==> inputs of v22 <==
Design RegFile, start of the top module:
module RegFile(  
   input clk,
   input reset,
   input [3:0] A1,
   input [3:0] A2,
   input [3:0] A3,    
   input [31:0] WD3,  
   input RegWrite,    
   input [31:0] PCPlus8,    
   output [31:0] RD1,    
   output [31:0] RD2    
   );
make LEC_CHECK=0 CAP_MARGIN=20 CORE_MARGIN=2 CORE_UTILIZATION=50 SLEW_MARGIN=20 finish   # period 6.0 ns
run.sh (not shown) runs the stock make flow with config.mk's settings and CLKGATE_MAP_FILE=.
==> inputs of v16, as changes to v22 <==
ABC_AREA = 0   (was not set)
CAP_MARGIN = 5   (was 20)
CORE_UTILIZATION = 72   (was 50)
CTS_CLUSTER_DIAMETER = 317   (was not set)
CTS_CLUSTER_SIZE = 34   (was not set)
GPL_ROUTABILITY_DRIVEN = 0   (was not set)
HOLD_SLACK_MARGIN = -0.09   (was not set)
SETUP_SLACK_MARGIN = 0.91   (was not set)
==> flow/constraint.sdc (replaced) <==
create_clock -name core_clock -period 3.12 [get_ports {clk}]
set_input_delay 0.6240 -clock core_clock [delete_from_list [all_inputs] [get_ports {clk}]]
set_output_delay 0.6240 -clock core_clock [all_outputs]
set_load 0.01 [all_outputs]
==> notes <==
v22 finished clean. v16 died in global routing (5_1_grt), error GRT-0232.
Synthesized cell count is the same in v22 and v16.
In area after synthesis, v16 and v22 do not differ.
Die area: v22 is higher than v16 (about 43%).


==> trial 47: inputs <==
Starting RTL as in the previous note.
clock: 6.0 ns
lec_check: 0
abc_area: 1
cap_margin: 20
core_aspect_ratio: 0.61
core_margin: 5
core_utilization: 50
cts_cluster_diameter: 99
hold_slack_margin: 0.18
max_routing_layer: met4
slew_margin: 20
==> trial 92: changes against trial 47 <==
Settings changed: ABC_AREA 1 to not set, CORE_ASPECT_RATIO 0.61 to not set, CORE_MARGIN 5 to 2, CORE_UTILIZATION 50 to 70, CTS_CLUSTER_DIAMETER 99 to not set, CTS_CLUSTER_SIZE set to 36, HOLD_SLACK_MARGIN 0.18 to not set, MAX_ROUTING_LAYER met4 to not set, SETUP_SLACK_MARGIN set to 0.91.
==> flow/constraint.sdc (replaced) <==
create_clock -name core_clock -period 3.05 [get_ports {clk}]
set_input_delay 0.6100 -clock core_clock [delete_from_list [all_inputs] [get_ports {clk}]]
set_output_delay 0.6100 -clock core_clock [all_outputs]
set_load 0.01 [all_outputs]
==> trial 75: changes against trial 47 <==
Settings changed: ABC_AREA 1 to not set, CORE_ASPECT_RATIO 0.61 to not set, CORE_MARGIN 5 to 2, CORE_UTILIZATION 50 to 58, CTS_CLUSTER_DIAMETER 99 to not set, HOLD_SLACK_MARGIN 0.18 to not set, MAX_ROUTING_LAYER met4 to not set.
==> flow/constraint.sdc (replaced) <==
create_clock -name core_clock -period 5.61 [get_ports {clk}]
set_input_delay 1.1220 -clock core_clock [delete_from_list [all_inputs] [get_ports {clk}]]
set_output_delay 1.1220 -clock core_clock [all_outputs]
set_load 0.01 [all_outputs]
==> qor summary <==
| quantity | trial 75 | trial 47 | trial 92 |
|---|---|---|---|
| Type of the tightest min-delay check | flop to flop | flop to flop | - |
| Total clock buffers created by CTS | 55 | 51 | 53 |
| Crit share post-route | 0.8955 | 0.8901 | - |
| Data buffer area share | 0.07507 | 0.07258 | - |
| Net count after synthesis | 2411 | 4006 | 2411 |
| Total wire length | 98630 µm | 101900 µm | - |
| Die height | 220.1 µm | 193.0 µm | 200.7 µm |
| Met2 wire len | 42690 µm | 41860 µm | - |
| Fill cell total of the finished layout | 3513 | 5164 | - |
| Routed wire length on met3 | 11330 µm | 12490 µm | - |
| Hold Crit Start | R[8][5] | R[7][8] | - |
| Data required, critical path | 4490 ps | 4800 ps | - |
| Final max-slew violation count | 0 | 0 | - |
| # Taps | 607 | 724 | - |
| Run status | no timing/DRC/antenna violations | no timing/DRC/antenna violations | stopped before the end |
| Stage where the flow stopped | - | - | global routing (5_1_grt) |
| Simple share | 0.05816 | 0.3664 | 0.05816 |
| Part of the total power dissipated in the clock network | 0.323 | 0.342 | - |
| Instance count on the critical path | 7 | 11 | - |


==> inputs of run a <==
Starting RTL as in the previous note.
Design RegFile, start of the top module:
module RegFile(  
   input clk,
   input reset,
   input [3:0] A1,
   input [3:0] A2,
   input [3:0] A3,    
   input [31:0] WD3,  
   input RegWrite,    
   input [31:0] PCPlus8,    
   output [31:0] RD1,    
   output [31:0] RD2    
   );
   reg[31:0] R[15:0]; 
   integer i;
   always @ (posedge clk or posedge reset)
   begin   
         if (reset) 
         begin
            for (i=0; i<16 ;i=i+1)
            begin
				R[i] <= 32'b0;
            end
         end
         else 
         begin         
            if(RegWrite == 1'b1) begin  
               R[A3] <= WD3;
            end
            R[15] <= PCPlus8;
         end
   end
   assign RD1 = R[A1];
   assign RD2 = R[A2];
endmodule
clock: 8.67 ns
lec_check: 0
cap_margin: 20
cell_pad_in_sites_global_placement: 3
core_margin: 2
core_utilization: 40
gpl_timing_driven: 0
hold_slack_margin: 0.11
slew_margin: 20
tns_end_percent: 40
==> run b: changes against run a <==
- CAP_MARGIN: 20 -> 5
- CELL_PAD_IN_SITES_GLOBAL_PLACEMENT: 3 -> unset
- CORE_UTILIZATION: 40 -> 70
- CTS_CLUSTER_SIZE: unset -> 34
- GPL_TIMING_DRIVEN: 0 -> unset
- HOLD_SLACK_MARGIN: 0.11 -> unset
- TNS_END_PERCENT: 40 -> unset
==> flow/constraint.sdc (replaced) <==
create_clock -name core_clock -period 3.12 [get_ports {clk}]
set_input_delay 0.6240 -clock core_clock [delete_from_list [all_inputs] [get_ports {clk}]]
set_output_delay 0.6240 -clock core_clock [all_outputs]
set_load 0.01 [all_outputs]
==> run c: changes against run a <==
- ABC_AREA: unset -> 1
- CELL_PAD_IN_SITES_GLOBAL_PLACEMENT: 3 -> 2
- CORE_ASPECT_RATIO: unset -> 1.42
- CORE_MARGIN: 2 -> 5
- CORE_UTILIZATION: 40 -> 50
- CTS_CLUSTER_DIAMETER: unset -> 99
- CTS_CLUSTER_SIZE: unset -> 80
- GPL_ROUTABILITY_DRIVEN: unset -> 1
- HOLD_SLACK_MARGIN: 0.11 -> 0.18
- MAX_ROUTING_LAYER: unset -> met4
- MIN_ROUTING_LAYER: unset -> met1
- PLACE_DENSITY_LB_ADDON: unset -> 0.13
- SLEW_MARGIN: 20 -> 15
- TNS_END_PERCENT: 40 -> unset
==> flow/constraint.sdc (replaced) <==
create_clock -name core_clock -period 3.65 [get_ports {clk}]
set_input_delay 0.7300 -clock core_clock [delete_from_list [all_inputs] [get_ports {clk}]]
set_output_delay 0.7300 -clock core_clock [all_outputs]
set_load 0.01 [all_outputs]
==> run d: changes against run a <==
- CELL_PAD_IN_SITES_GLOBAL_PLACEMENT: 3 -> unset
- CORE_UTILIZATION: 40 -> 72
- CTS_CLUSTER_SIZE: unset -> 39
- GPL_TIMING_DRIVEN: 0 -> unset
- HOLD_SLACK_MARGIN: 0.11 -> unset
- SETUP_SLACK_MARGIN: unset -> 0.91
- TNS_END_PERCENT: 40 -> unset
==> flow/constraint.sdc (replaced) <==
create_clock -name core_clock -period 3.05 [get_ports {clk}]
set_input_delay 0.6100 -clock core_clock [delete_from_list [all_inputs] [get_ports {clk}]]
set_output_delay 0.6100 -clock core_clock [all_outputs]
set_load 0.01 [all_outputs]
==> ci_impl_report.md <==
### Flow metrics

| Metric | Value |
|---|---|
| Floorplan Nets | 2411 |
| First error | [ERROR DPL-0033] detailed placement checks failed during check placement. |
| Top-Level Pins | 143 |
| Synth top cell by count | dfrtp_1 |
| Fail Step | clock tree synthesis (4_1_cts) |
| AO/OA Area Share | 16.5% |
| Status | did not finish |
| Post-Synthesis Cells | 2332 |
| Die H | 198 µm |
| Core Box Area | 37400 µm² |
(the above is from run d)
==> ci_impl_report.md <==
### Metrics collected by this job

| Metric | Value |
|---|---|
| Synth top cell by count | dfrtp_1 |
| DP Area | 31300 µm² |
| Setup violators final | 17 |
| Die H | 201 µm |
| Initial antenna violation count | 2 |
| Worst setup margin | -0.196 ns |
| Pre-CTS setup slack | -0.540 ns |
| Status | complete, but fails checks |
| Core Box Area | 38400 µm² |
| Fail Reasons | negative setup slack |
| Post-Synthesis Cells | 2332 |
| AO/OA Area Share | 16.5% |
(the above is from run b)
==> ci_impl_report.md <==
### Metrics collected by this job

| Metric | Value |
|---|---|
| Status | finished clean |
| Synth top cell by count | dfrtp_1 |
| Die H | 264 µm |
| Ant diodes | 3 |
| Core Box Area | 67200 µm² |
| MaxCap Viol Count | 0 |
| Post-Synthesis Cells | 2332 |
(the above is from run a)
==> ci_impl_report.md <==
### Flow metrics

| Metric | Value |
|---|---|
| Die H | 289 µm |
| First error | [ERROR FLW-0024] Place density exceeds 1.0 (current PLACE_DENSITY_LB_ADDON =  0.13). Please check if the value of  PLACE_DENSITY_LB_ADDON is between 0 and 0.99. |
| Floorplan Nets | 4006 |
| Status | did not finish |
| Synth top cell by count | nand2_1 |
| Post-synth regs | 512 |
| Fail Step | global placement without I/O (3_1_place_gp_skip_io) |
| AO/OA Area Share | 8.75% |
(the above is from run c)


==> harbor: inputs <==
==> flow/design.v <==
module RegFile(  
   input clk,
   input reset,
   input [3:0] A1,
   input [3:0] A2,
   input [3:0] A3,    
   input [31:0] WD3,  
   input RegWrite,    
   input [31:0] PCPlus8,    
   output [31:0] RD1,    
   output [31:0] RD2    
   );
   reg[31:0] R[15:0]; 
   integer i;
   always @ (posedge clk or posedge reset)
   begin   
         if (reset) 
         begin
            for (i=0; i<16 ;i=i+1)
            begin
				R[i] <= 32'b0;
            end
         end
         else 
         begin         
            if(RegWrite == 1'b1) begin  
               R[A3] <= WD3;
            end
            R[15] <= PCPlus8;
         end
   end
   assign RD1 = R[A1];
   assign RD2 = R[A2];
endmodule
==> flow/run.sh <==
#!/bin/bash
# the make line also repeats each setting of config.mk as NAME=value (left out here)
make -C /OpenROAD-flow-scripts/flow DESIGN_CONFIG=/design/flow/config.mk WORK_HOME=/design/flow/orfs CLKGATE_MAP_FILE= finish
==> flow/config.mk <==
export PLATFORM = sky130hd
export DESIGN_NAME = RegFile
export DESIGN_NICKNAME = RegFile
export VERILOG_FILES = /design/flow/design.v
export SDC_FILE = /design/flow/constraint.sdc
export NUM_CORES = 4
export LEC_CHECK = 0
export CAP_MARGIN = 20
export CORE_ASPECT_RATIO = 0.7
export CORE_MARGIN = 2
export CORE_UTILIZATION = 58
export GPL_TIMING_DRIVEN = 1
export MAX_ROUTING_LAYER = met4
export SETUP_SLACK_MARGIN = 0.37
export SLEW_MARGIN = 20
export TNS_END_PERCENT = 100
==> flow/constraint.sdc <==
create_clock -name core_clock -period 4.33 [get_ports {clk}]
set_input_delay 0.8660 -clock core_clock [delete_from_list [all_inputs] [get_ports {clk}]]
set_output_delay 0.8660 -clock core_clock [all_outputs]
set_load 0.01 [all_outputs]
==> zinc (differences from harbor) <==
CORE_ASPECT_RATIO = not set   (was 0.7)
CORE_UTILIZATION = 50   (was 58)
GPL_TIMING_DRIVEN = not set   (was 1)
MAX_ROUTING_LAYER = not set   (was met4)
SETUP_SLACK_MARGIN = not set   (was 0.37)
TNS_END_PERCENT = not set   (was 100)
==> flow/constraint.sdc (replaced) <==
create_clock -name core_clock -period 5.61 [get_ports {clk}]
set_input_delay 1.1220 -clock core_clock [delete_from_list [all_inputs] [get_ports {clk}]]
set_output_delay 1.1220 -clock core_clock [all_outputs]
set_load 0.01 [all_outputs]
==> results <==
- harbor finished clean. zinc completed with no timing, DRC or antenna violations.
- In zinc the worst setup slack is better than in harbor, by 0.16 ns.
- In zinc the non-clock buffer count is lower than in harbor, by 44.
- In zinc the final cell count is higher than in harbor, by 1.7%.
- In area after synthesis, harbor and zinc do not differ.
- Against zinc, the routed wire length of harbor is smaller by about 0.6%.
- Sequential cell count is the same in zinc and harbor.
- Between harbor and zinc, the lower combinational power is in zinc (gap 34%, measured against zinc).


==> inputs of fjord <==
RTL: the design.v shown in full above, as it stands there.
==> flow/config.mk <==
export PLATFORM = sky130hd
export DESIGN_NAME = RegFile
export DESIGN_NICKNAME = RegFile
export VERILOG_FILES = /design/flow/design.v
export SDC_FILE = /design/flow/constraint.sdc
export NUM_CORES = 4
export LEC_CHECK = 0
export CAP_MARGIN = 20
export CORE_ASPECT_RATIO = 0.7
export CORE_MARGIN = 2
export CORE_UTILIZATION = 68
export CTS_CLUSTER_SIZE = 63
export GPL_TIMING_DRIVEN = 1
export MAX_ROUTING_LAYER = met4
export PLACE_DENSITY = 0.91
export SETUP_SLACK_MARGIN = 0.76
export SLEW_MARGIN = 20
export TNS_END_PERCENT = 100
==> flow/constraint.sdc <==
create_clock -name core_clock -period 4.17 [get_ports {clk}]
set_input_delay 0.8340 -clock core_clock [delete_from_list [all_inputs] [get_ports {clk}]]
set_output_delay 0.8340 -clock core_clock [all_outputs]
set_load 0.01 [all_outputs]
==> lagoon: changes against fjord <==
==> flow/config.mk (replaced) <==
export PLATFORM = sky130hd
export DESIGN_NAME = RegFile
export DESIGN_NICKNAME = RegFile
export VERILOG_FILES = /design/flow/design.v
export SDC_FILE = /design/flow/constraint.sdc
export NUM_CORES = 4
export LEC_CHECK = 0
export ABC_AREA = 0
export CAP_MARGIN = 5
export CORE_MARGIN = 2
export CORE_UTILIZATION = 72
export CTS_CLUSTER_DIAMETER = 317
export CTS_CLUSTER_SIZE = 34
export GPL_ROUTABILITY_DRIVEN = 0
export HOLD_SLACK_MARGIN = -0.09
export MAX_ROUTING_LAYER = met4
export SETUP_SLACK_MARGIN = 0.7
export SLEW_MARGIN = 20
==> flow/constraint.sdc (replaced) <==
create_clock -name core_clock -period 3.12 [get_ports {clk}]
set_input_delay 0.6240 -clock core_clock [delete_from_list [all_inputs] [get_ports {clk}]]
set_output_delay 0.6240 -clock core_clock [all_outputs]
set_load 0.01 [all_outputs]
==> qor summary <==
Outcome: lagoon did not finish; fjord no timing/DRC/antenna violations
Last stage reached: lagoon global routing (5_1_grt); fjord -
Post-placement setup slack: lagoon -339.4 ps; fjord 166.0 ps
Starting utilization of the core area: lagoon 0.7243; fjord 0.6865
Detailed placer's ending HPWL: lagoon 64.54 mm; fjord 63.50 mm
Total number of H-tree levels: lagoon 1; fjord 2
Inserted Clock Buffers: lagoon 19; fjord 49
Area of the core region: lagoon 0.03740 mm2; fjord 0.03946 mm2
Cell count after placement: lagoon 3048; fjord 2939
Number of core rows: lagoon 71; fjord 61
Die boundary width: lagoon 198.0 um; fjord 242.6 um
Post-placement cell area: lagoon 0.03152 mm2; fjord 0.02964 mm2
Vertical extent of the die: lagoon 198.0 um; fjord 171.0 um
Buffer count from post-CTS setup fixing: lagoon 83; fjord 26
Chip Footprint: lagoon 0.03919 mm2; fjord 0.04147 mm2
Flip-flop cell with the highest count after synthesis: lagoon sky130_fd_sc_hd__dfrtp_1; fjord sky130_fd_sc_hd__dfrtp_1
CTS-repair resized insts: lagoon 493; fjord 230


==> amber <==
// RegFile: RTL as listed in full above, without the edits since
make LEC_CHECK=0 ABC_AREA=0 CAP_MARGIN=5 CORE_MARGIN=2 CORE_UTILIZATION=70 CTS_CLUSTER_DIAMETER=317 CTS_CLUSTER_SIZE=34 GPL_ROUTABILITY_DRIVEN=0 HOLD_SLACK_MARGIN=-0.09 SETUP_SLACK_MARGIN=0.7 SLEW_MARGIN=20 finish   # period 3.12 ns
==> violet: changes against amber <==
- ABC_AREA: 0 -> not set
- CAP_MARGIN: 5 -> 20
- CORE_UTILIZATION: 70 -> 40
- CTS_CLUSTER_DIAMETER: 317 -> not set
- CTS_CLUSTER_SIZE: 34 -> not set
- GPL_ROUTABILITY_DRIVEN: 0 -> not set
- HOLD_SLACK_MARGIN: -0.09 -> 0.11
- SETUP_SLACK_MARGIN: 0.7 -> not set
==> flow/constraint.sdc (replaced) <==
create_clock -name core_clock -period 8.67 [get_ports {clk}]
set_input_delay 1.7340 -clock core_clock [delete_from_list [all_inputs] [get_ports {clk}]]
set_output_delay 1.7340 -clock core_clock [all_outputs]
set_load 0.01 [all_outputs]
==> flow_summary.ini <==
; implementation run metrics
[status]
status = no timing/DRC/antenna violations

[clocking]
h-tree-depth = 2
cts_buffers = 57

[floorplanning]
die_area_sq_mm = 0.0698
initCoreUtil_pct = 40.3

[placement]
dp_hpwl_mm = 60.1
dpl_cell_area_sq_mm = 0.0291
That was violet.
==> flow_summary.ini <==
; implementation run metrics
[status]
status = stopped before the end
failed_stage = global routing

[clocking]
h-tree-depth = 1
cts_buffers = 19

[floorplanning]
die_area_sq_mm = 0.0403
initCoreUtil_pct = 70.6

[placement]
dpl_cell_area_sq_mm = 0.0316
dp_hpwl_mm = 65.6
That was amber.
No activity file was given, so power comes from the tool's default toggle rates.
